Design ALU_16_bit, start of the top module:
module ALU_16_bit(
input wire [15:0] A,
input wire [15:0] B,
input wire [3:0] ALU_FUN,
input wire clk,
output reg [15:0] ALU_OUT,
output reg Carry_Flag,
output reg Arith_Flag,
output reg Logic_Flag,
output reg CMP_Flag,
output reg Shift_Flag
);
reg [15:0] ALU_OUT_Comb;
always @ (*)
 begin
  Arith_Flag = 0;
  Logic_Flag = 0;
  CMP_Flag = 0;
  Shift_Flag = 0;
  Carry_Flag = 0;
  case (ALU_FUN)
    4'b0000: begin
	          {Carry_Flag, ALU_OUT_Comb} = A + B;
	          Arith_Flag = 1; 
			 end
	4'b0001: begin 
	          {Carry_Flag, ALU_OUT_Comb} = A - B;
	          Arith_Flag = 1;
 			 end
	4'b0010: begin 
	          ALU_OUT_Comb = A * B;
	          Arith_Flag = 1; 
			 end
	4'b0011: begin
	          if (B != 16'b0)
	           begin
			    ALU_OUT_Comb = A / B;
				Arith_Flag = 1;
			   end
			  else
			   begin
			    ALU_OUT_Comb = 16'b0;
				Arith_Flag = 1;
			   end
			 end
	4'b0100: begin 
	          ALU_OUT_Comb = A & B;
	          Logic_Flag = 1; 
			 end
	4'b0101: begin
	          ALU_OUT_Comb = A | B;
	          Logic_Flag = 1;
			 end
	4'b0110: begin 
	          ALU_OUT_Comb = ~ (A & B);
	          Logic_Flag = 1;
			 end
	4'b0111: begin
	          ALU_OUT_Comb = ~ (A | B);
	          Logic_Flag = 1;
			 end
	4'b1000: begin
	          ALU_OUT_Comb = A ^ B;
	          Logic_Flag = 1;
			 end
	4'b1001: begin 
	          ALU_OUT_Comb = ~ (A ^ B);
	          Logic_Flag = 1;
			 end
	4'b1010: begin
	          if (A == B)
	           begin
			    ALU_OUT_Comb = 16'b1;
				CMP_Flag = 1;
			   end
			  else
			   begin
			    ALU_OUT_Comb = 16'b0;
				CMP_Flag = 1;
			   end
			 end
	4'b1011: begin
	          if (A > B)
	           begin
			    ALU_OUT_Comb = 16'b10;
				CMP_Flag = 1;
			   end
			  else
			   begin
			    ALU_OUT_Comb = 16'b0;
				CMP_Flag = 1;
			   end
			 end
	4'b1100: begin
	          if (A < B)
	           begin
			    ALU_OUT_Comb = 16'b11;
				CMP_Flag = 1;
			   end
			  else
			   begin
			    ALU_OUT_Comb = 16'b0;
				CMP_Flag = 1;
			   end
			 end
	4'b1101: begin 
	          ALU_OUT_Comb = A >> 1 ;
	          Shift_Flag = 1;
			 end
	4'b1110: begin
           	  ALU_OUT_Comb = A << 1 ;
	          Shift_Flag = 1;
			 end
	default: ALU_OUT_Comb = 16'b0;
  endcase
 end
  ...
make LEC_CHECK=0 ABC_AREA=1 CAP_MARGIN=20 CELL_PAD_IN_SITES_DETAIL_PLACEMENT=1 CELL_PAD_IN_SITES_GLOBAL_PLACEMENT=1 CORE_ASPECT_RATIO=1.36 CORE_MARGIN=2 CORE_UTILIZATION=40 CTS_CLUSTER_DIAMETER=324 HOLD_SLACK_MARGIN=-0.03 MAX_ROUTING_LAYER=met4 PLACE_DENSITY_LB_ADDON=0.09 SLEW_MARGIN=20 TNS_END_PERCENT=10 finish   # period 31.0 ns
run.sh (not shown) runs the stock make flow with config.mk's settings and CLKGATE_MAP_FILE=.
Next try:
==> flow/config.mk (replaced) <==
export PLATFORM = sky130hd
export DESIGN_NAME = ALU_16_bit
export DESIGN_NICKNAME = ALU_16_bit
export VERILOG_FILES = /design/flow/design.v
export SDC_FILE = /design/flow/constraint.sdc
export NUM_CORES = 4
export LEC_CHECK = 0
export CAP_MARGIN = 15
export CORE_MARGIN = 2
export CORE_UTILIZATION = 36
export CTS_CLUSTER_DIAMETER = 338
export CTS_CLUSTER_SIZE = 98
export PLACE_DENSITY = 0.76
export SLEW_MARGIN = 20
Outcome:
- synthesized cell count goes down by about 15%
- sequential share of layout area stays flat
- power rises by about 22%
- design area goes up by 5.6%
- combinational power increases by about 24%
- area after synthesis shrinks by 0.96%

========
The RTL this note starts from:
==> flow/design.v <==
module ALU_16_bit(
input wire [15:0] A,
input wire [15:0] B,
input wire [3:0] ALU_FUN,
input wire clk,
output reg [15:0] ALU_OUT,
output reg Carry_Flag,
output reg Arith_Flag,
output reg Logic_Flag,
output reg CMP_Flag,
output reg Shift_Flag
);
reg [15:0] ALU_OUT_Comb;
always @ (*)
 begin
  Arith_Flag = 0;
  Logic_Flag = 0;
  CMP_Flag = 0;
  Shift_Flag = 0;
  Carry_Flag = 0;
  case (ALU_FUN)
    4'b0000: begin
	          {Carry_Flag, ALU_OUT_Comb} = A + B;
	          Arith_Flag = 1; 
			 end
	4'b0001: begin 
	          {Carry_Flag, ALU_OUT_Comb} = A - B;
	          Arith_Flag = 1;
 			 end
	4'b0010: begin 
	          ALU_OUT_Comb = A * B;
	          Arith_Flag = 1; 
			 end
	4'b0011: begin
	          if (B != 16'b0)
	           begin
			    ALU_OUT_Comb = A / B;
				Arith_Flag = 1;
			   end
			  else
			   begin
			    ALU_OUT_Comb = 16'b0;
				Arith_Flag = 1;
			   end
			 end
	4'b0100: begin 
	          ALU_OUT_Comb = A & B;
	          Logic_Flag = 1; 
			 end
	4'b0101: begin
	          ALU_OUT_Comb = A | B;
	          Logic_Flag = 1;
			 end
	4'b0110: begin 
	          ALU_OUT_Comb = ~ (A & B);
	          Logic_Flag = 1;
			 end
	4'b0111: begin
	          ALU_OUT_Comb = ~ (A | B);
	          Logic_Flag = 1;
			 end
	4'b1000: begin
	          ALU_OUT_Comb = A ^ B;
	          Logic_Flag = 1;
			 end
	4'b1001: begin 
	          ALU_OUT_Comb = ~ (A ^ B);
	          Logic_Flag = 1;
			 end
	4'b1010: begin
	          if (A == B)
	           begin
			    ALU_OUT_Comb = 16'b1;
				CMP_Flag = 1;
			   end
			  else
			   begin
			    ALU_OUT_Comb = 16'b0;
				CMP_Flag = 1;
			   end
			 end
	4'b1011: begin
	          if (A > B)
	           begin
			    ALU_OUT_Comb = 16'b10;
				CMP_Flag = 1;
			   end
			  else
			   begin
			    ALU_OUT_Comb = 16'b0;
				CMP_Flag = 1;
			   end
			 end
	4'b1100: begin
	          if (A < B)
	           begin
			    ALU_OUT_Comb = 16'b11;
				CMP_Flag = 1;
			   end
			  else
			   begin
			    ALU_OUT_Comb = 16'b0;
				CMP_Flag = 1;
			   end
			 end
	4'b1101: begin 
	          ALU_OUT_Comb = A >> 1 ;
	          Shift_Flag = 1;
			 end
	4'b1110: begin
           	  ALU_OUT_Comb = A << 1 ;
	          Shift_Flag = 1;
			 end
	default: ALU_OUT_Comb = 16'b0;
  endcase
 end
always @ (posedge clk)
 begin
  ALU_OUT <= ALU_OUT_Comb;
 end 
endmodule
Settings: LEC_CHECK=0, ABC_AREA=1, CAP_MARGIN=40, CELL_PAD_IN_SITES_GLOBAL_PLACEMENT=1, CORE_MARGIN=9, CORE_UTILIZATION=59, CTS_CLUSTER_DIAMETER=204, CTS_CLUSTER_SIZE=65, GPL_ROUTABILITY_DRIVEN=0, GPL_TIMING_DRIVEN=0, HOLD_SLACK_MARGIN=0.06, PLACE_DENSITY=0.41, SLEW_MARGIN=10, TNS_END_PERCENT=5; clock period 31.0 ns.
The baseline finished with timing, DRC and antenna clean.
Next try:
==> flow/config.mk (replaced) <==
export PLATFORM = sky130hd
export DESIGN_NAME = ALU_16_bit
export DESIGN_NICKNAME = ALU_16_bit
export VERILOG_FILES = /design/flow/design.v
export SDC_FILE = /design/flow/constraint.sdc
export NUM_CORES = 4
export LEC_CHECK = 0
export ABC_AREA = 1
export CAP_MARGIN = 15
export CORE_MARGIN = 2
export CORE_UTILIZATION = 70
export CTS_CLUSTER_DIAMETER = 338
export CTS_CLUSTER_SIZE = 98
export GPL_ROUTABILITY_DRIVEN = 0
export GPL_TIMING_DRIVEN = 0
export PLACE_DENSITY = 0.6
export SLEW_MARGIN = 0
export TNS_END_PERCENT = 15
Worst hold slack got worse by 0.050 ns; sequential share of layout area hardly moves; maximum frequency came out lower slightly; setup slack degrades by 0.52 ns; core utilization rises by 11 points; count of clock-buffer cells in the layout shrinks by 1; die size fell by a quarter to a third; cell area goes down slightly.
Next try:
--- a/flow/config.mk
+++ b/flow/config.mk
@@ -9,5 +9,5 @@
-export CAP_MARGIN = 15
-export CORE_MARGIN = 2
-export CORE_UTILIZATION = 70
-export CTS_CLUSTER_DIAMETER = 338
-export CTS_CLUSTER_SIZE = 98
+export CAP_MARGIN = 40
+export CORE_MARGIN = 9
+export CORE_UTILIZATION = 59
+export CTS_CLUSTER_DIAMETER = 204
+export CTS_CLUSTER_SIZE = 65
@@ -16,3 +16,3 @@
-export PLACE_DENSITY = 0.6
-export SLEW_MARGIN = 0
-export TNS_END_PERCENT = 15
+export PLACE_DENSITY = 0.41
+export SLEW_MARGIN = 20
+export TNS_END_PERCENT = 5
The new run produced a clean layout.
Power decreases slightly.
Sequential share of layout area stays flat.
Die size increases by well over a third.
Clock-buffer cell count increases by 1.
Final area increases by a few percent.
Worst setup slack improved by 0.49 ns.
Next try:
--- a/flow/config.mk
+++ b/flow/config.mk
@@ -9,5 +9,6 @@
-export CAP_MARGIN = 40
-export CORE_MARGIN = 9
-export CORE_UTILIZATION = 59
-export CTS_CLUSTER_DIAMETER = 204
-export CTS_CLUSTER_SIZE = 65
+export CAP_MARGIN = 15
+export CORE_ASPECT_RATIO = 0.5
+export CORE_MARGIN = 2
+export CORE_UTILIZATION = 70
+export CTS_CLUSTER_DIAMETER = 338
+export CTS_CLUSTER_SIZE = 98
@@ -16 +17 @@
-export PLACE_DENSITY = 0.41
+export PLACE_DENSITY = 0.6
@@ -18 +19 @@
-export TNS_END_PERCENT = 5
+export TNS_END_PERCENT = 15
After rerunning:
- The changed run completed without violations
- wire length drops by 5.1%
- worst hold slack loses 0.032 ns
- worst setup slack degrades by 0.34 ns
- die size went down by 28%
- final cell count came out lower by 2.9%
- utilization rises by 11 points
- design area went down by 3.2%
- global-route usage went up by 10 points
- clock power barely changes
- critical path depth grows by 13
- via count stays flat
Power and IR drop assume default switching activity.
